==> trial 83: inputs <==
==> flow/design.v <==
`timescale 1ns / 1ps
module apb_master#(parameter addr_width =5 , data_width = 16) (
    input bit pclk,                   
    input bit preset_n,               
    input logic pready,               
    input logic transfer,             
    input logic [data_width - 1 : 0] prdata,  
    input logic [addr_width - 1 : 0] apb_paddr,  
    input logic [data_width - 1 : 0] apb_pwdata,  
    input logic apb_control,          
    output logic [addr_width - 1 : 0] paddr,  
    output logic pselx,               
    output bit penable,               
    output logic pwrite,              
    output logic [data_width - 1 : 0] pwdata,  
    output logic [data_width / 8 - 1 : 0] pstrb,  
    output logic [data_width - 1 : 0] apb_prdata  
);
localparam logic [2:0] idle   = 3'b001;  
localparam logic [2:0] setup  = 3'b010;  
localparam logic [2:0] access = 3'b100;  
logic [2:0] present_state, next_state;   
logic [data_width - 1 : 0] temp_apb_prdata;
always_ff @(posedge pclk, negedge preset_n) begin
    if (!preset_n)
        present_state <= idle;       
    else
        present_state <= next_state;  
end
always_comb begin
    case (present_state)
        idle: begin
            if (transfer) begin
                next_state = setup;
            end else begin
                next_state = idle;
            end
        end
        setup: begin
            if (transfer) begin 
                next_state = access;
            end else begin
                next_state = idle;
            end
        end
        access: begin
            if (pready == 'b1) begin
                next_state = idle;
            end else begin
                next_state = access;  
            end
        end
        default: next_state = idle;   
    endcase
end
always_comb begin
    case (present_state)
        idle: begin
            pselx   = 'b0;   
            penable = 'b0;   
        end
        setup: begin
            pselx   = 'b1;   
            penable = 'b0;   
        end
        access: begin
            pselx   = 'b1;   
            penable = 'b1;   
        end
        default: begin
            pselx   = 'b0;
            penable = 'b0;
        end
    endcase
end           
always_comb begin
    if ((present_state == setup) || (present_state == access)) begin
        paddr = apb_paddr;  
        if (apb_control) begin  
            pwdata = apb_pwdata;
        end else begin  
            pwdata = 'b0;
        end
    end else begin  
        paddr = 'b0;
        pwdata = 'b0;
    end
end
always_ff @(posedge pclk, negedge preset_n) begin
    if (!preset_n) begin
        temp_apb_prdata <= '0;
    end else if (pready && !apb_control) begin
        temp_apb_prdata <= prdata;
    end
end
always_comb begin
    if (pwrite && pselx && penable) begin
        pstrb = {data_width / 8 {1'b1}};
    end else begin
        pstrb = 'b0;  
    end
end
assign pwrite = apb_control;
assign apb_prdata=temp_apb_prdata;
endmodule
`timescale 1ns / 1ps
module apb_slave#(
    parameter addr_width = 5,
    parameter data_width = 16
)(
    input  logic pclk,
    input  logic preset_n,
    input  logic pselx,
    input  logic penable,
    input  logic pwrite,
    input  logic [addr_width - 1 : 0] paddr,
    input  logic [data_width - 1 : 0] pwdata,
    output logic [data_width - 1 : 0] apb_spwdata,
    output logic [data_width - 1 : 0] prdata,
    output logic pready
);
    logic [data_width-1:0] mem [0:2**addr_width]; 
    typedef enum logic [1:0] {
        IDLE = 2'b00,
        SETUP = 2'b01,
        ACCESS = 2'b10
    } state_t;
    state_t present_state, next_state;
    always_ff @(posedge pclk or negedge preset_n) begin
        if (!preset_n)
            present_state <= IDLE;
        else
            present_state <= next_state;
    end 
    always_comb begin
        case (present_state)
            IDLE: begin
                if (pselx && !penable)  
                    next_state = SETUP;
                else
                    next_state = IDLE;
            end
            SETUP: begin
                if (pselx && penable)  
                    next_state = ACCESS;
                else
                    next_state = IDLE;
            end
            ACCESS: begin
                if (!pselx)  
                    next_state = IDLE;
                else
                    next_state = SETUP;  
            end
            default: next_state = IDLE;
        endcase
    end
    always_ff @(posedge pclk or negedge preset_n) begin
        if (!preset_n)
            pready <= 1'b0;
        else if (present_state == ACCESS)
            pready <= 1'b1;
        else
            pready <= 1'b0;
    end
    always_ff @(posedge pclk) begin
       if (pready && pwrite) begin
            mem[paddr] <= pwdata;
            apb_spwdata <= pwdata;
        end
    end
    always_ff @(posedge pclk) begin
        if (pready && !pwrite)
            prdata <= mem[paddr];
    end
endmodule
`timescale 1ns / 1ps
module apb_wrapper#(parameter addr_width = 5, data_width = 16)(
    input bit pclk,                   
    input bit preset_n,               
    input logic transfer,  
    input logic [addr_width - 1 : 0] apb_paddr,  
    input logic [data_width - 1 : 0] apb_pwdata,  
    input logic apb_control ,         
    output logic [data_width - 1 : 0] apb_spwdata,   
    output logic [data_width - 1 : 0] apb_prdata  
    );
    logic [addr_width-1:0] paddr;
    logic pselx;
    bit penable;
    logic pwrite;
    logic [data_width-1:0] pwdata;
    logic [data_width/8-1:0] pstrb; 
    logic                    pready;
    logic [data_width -1:0]  prdata;
    apb_master #(.addr_width(addr_width), .data_width(data_width)) DUT (
        .pclk(pclk),
        .preset_n(preset_n),
        .pready(pready),
        .transfer(transfer),
        .prdata(prdata),
        .apb_paddr(apb_paddr),
        .apb_pwdata(apb_pwdata),
        .apb_control(apb_control),
        .paddr(paddr),
        .pselx(pselx),
        .penable(penable),
        .pwrite(pwrite),
        .pwdata(pwdata),
        .pstrb(pstrb),
        .apb_prdata(apb_prdata)
    );
     apb_slave #(
        .addr_width(addr_width),
        .data_width(data_width)
    ) dut (
        .pclk       (pclk),
        .preset_n   (preset_n),
        .pselx      (pselx),
        .penable    (penable),
        .pwrite     (pwrite),
        .paddr      (paddr),
        .pwdata     (pwdata),
        .apb_spwdata(apb_spwdata),
        .prdata     (prdata),
        .pready     (pready)
    );
endmodule
==> flow/run.sh <==
#!/bin/bash
# the make line also repeats each setting of config.mk as NAME=value (left out here)
make -C /OpenROAD-flow-scripts/flow DESIGN_CONFIG=/design/flow/config.mk WORK_HOME=/design/flow/orfs CLKGATE_MAP_FILE= finish
==> flow/config.mk <==
export PLATFORM = sky130hd
export DESIGN_NAME = apb_wrapper
export DESIGN_NICKNAME = apb_wrapper
export VERILOG_FILES = /design/flow/design.v
export SDC_FILE = /design/flow/constraint.sdc
export NUM_CORES = 4
export LEC_CHECK = 0
export ABC_AREA = 1
export CAP_MARGIN = 10
export CELL_PAD_IN_SITES_DETAIL_PLACEMENT = 2
export CORE_ASPECT_RATIO = 1.06
export CORE_MARGIN = 4
export CORE_UTILIZATION = 36
export CTS_CLUSTER_DIAMETER = 152
export CTS_CLUSTER_SIZE = 23
export MIN_ROUTING_LAYER = met2
export SLEW_MARGIN = 40
==> flow/constraint.sdc <==
create_clock -name core_clock -period 5.68 [get_ports {pclk}]
set_input_delay 1.1360 -clock core_clock [delete_from_list [all_inputs] [get_ports {pclk}]]
set_output_delay 1.1360 -clock core_clock [all_outputs]
set_load 0.01 [all_outputs]
==> inputs of trial 5, as changes to trial 83 <==
==> flow/config.mk (replaced) <==
export PLATFORM = sky130hd
export DESIGN_NAME = apb_wrapper
export DESIGN_NICKNAME = apb_wrapper
export VERILOG_FILES = /design/flow/design.v
export SDC_FILE = /design/flow/constraint.sdc
export NUM_CORES = 4
export LEC_CHECK = 0
export ABC_AREA = 1
export CAP_MARGIN = 20
export CORE_ASPECT_RATIO = 0.59
export CORE_MARGIN = 4
export CORE_UTILIZATION = 36
export CTS_CLUSTER_SIZE = 53
export MIN_ROUTING_LAYER = met2
export SLEW_MARGIN = 40
==> inputs of build 39, as changes to trial 83 <==
==> flow/config.mk (replaced) <==
export PLATFORM = sky130hd
export DESIGN_NAME = apb_wrapper
export DESIGN_NICKNAME = apb_wrapper
export VERILOG_FILES = /design/flow/design.v
export SDC_FILE = /design/flow/constraint.sdc
export NUM_CORES = 4
export LEC_CHECK = 0
export ABC_AREA = 1
export CAP_MARGIN = 20
export CORE_MARGIN = 2
export CORE_UTILIZATION = 62
export SLEW_MARGIN = 20
==> flow/constraint.sdc (replaced) <==
create_clock -name core_clock -period 2.97 [get_ports {pclk}]
set_input_delay 0.5940 -clock core_clock [delete_from_list [all_inputs] [get_ports {pclk}]]
set_output_delay 0.5940 -clock core_clock [all_outputs]
set_load 0.01 [all_outputs]
==> inputs of build 48, as changes to trial 83 <==
==> flow/config.mk (replaced) <==
export PLATFORM = sky130hd
export DESIGN_NAME = apb_wrapper
export DESIGN_NICKNAME = apb_wrapper
export VERILOG_FILES = /design/flow/design.v
export SDC_FILE = /design/flow/constraint.sdc
export NUM_CORES = 4
export LEC_CHECK = 0
export CAP_MARGIN = 20
export CORE_MARGIN = 2
export CORE_UTILIZATION = 70
export PLACE_DENSITY = 0.35
export SETUP_SLACK_MARGIN = 0.82
export SLEW_MARGIN = 20
==> flow/constraint.sdc (replaced) <==
create_clock -name core_clock -period 2.75 [get_ports {pclk}]
set_input_delay 0.5500 -clock core_clock [delete_from_list [all_inputs] [get_ports {pclk}]]
set_output_delay 0.5500 -clock core_clock [all_outputs]
set_load 0.01 [all_outputs]
==> comparison <==
Trial 83 passed the timing, design-rule and antenna checks. Trial 5 ran to the end with no violations. Build 48 produced a layout that fails on negative setup slack. Build 39 finished with timing, DRC and antenna clean.
Between trial 83 and build 48, the lower wire length is in build 48 (gap 5.5%, measured against build 48).
Non-clock buffer count, highest first: build 48, build 39, trial 5, trial 83.
In trial 83 the final cell count is larger than in build 48, by 55%.
In build 39 the count of clock-buffer cells in the layout is higher than in trial 83, by 31.
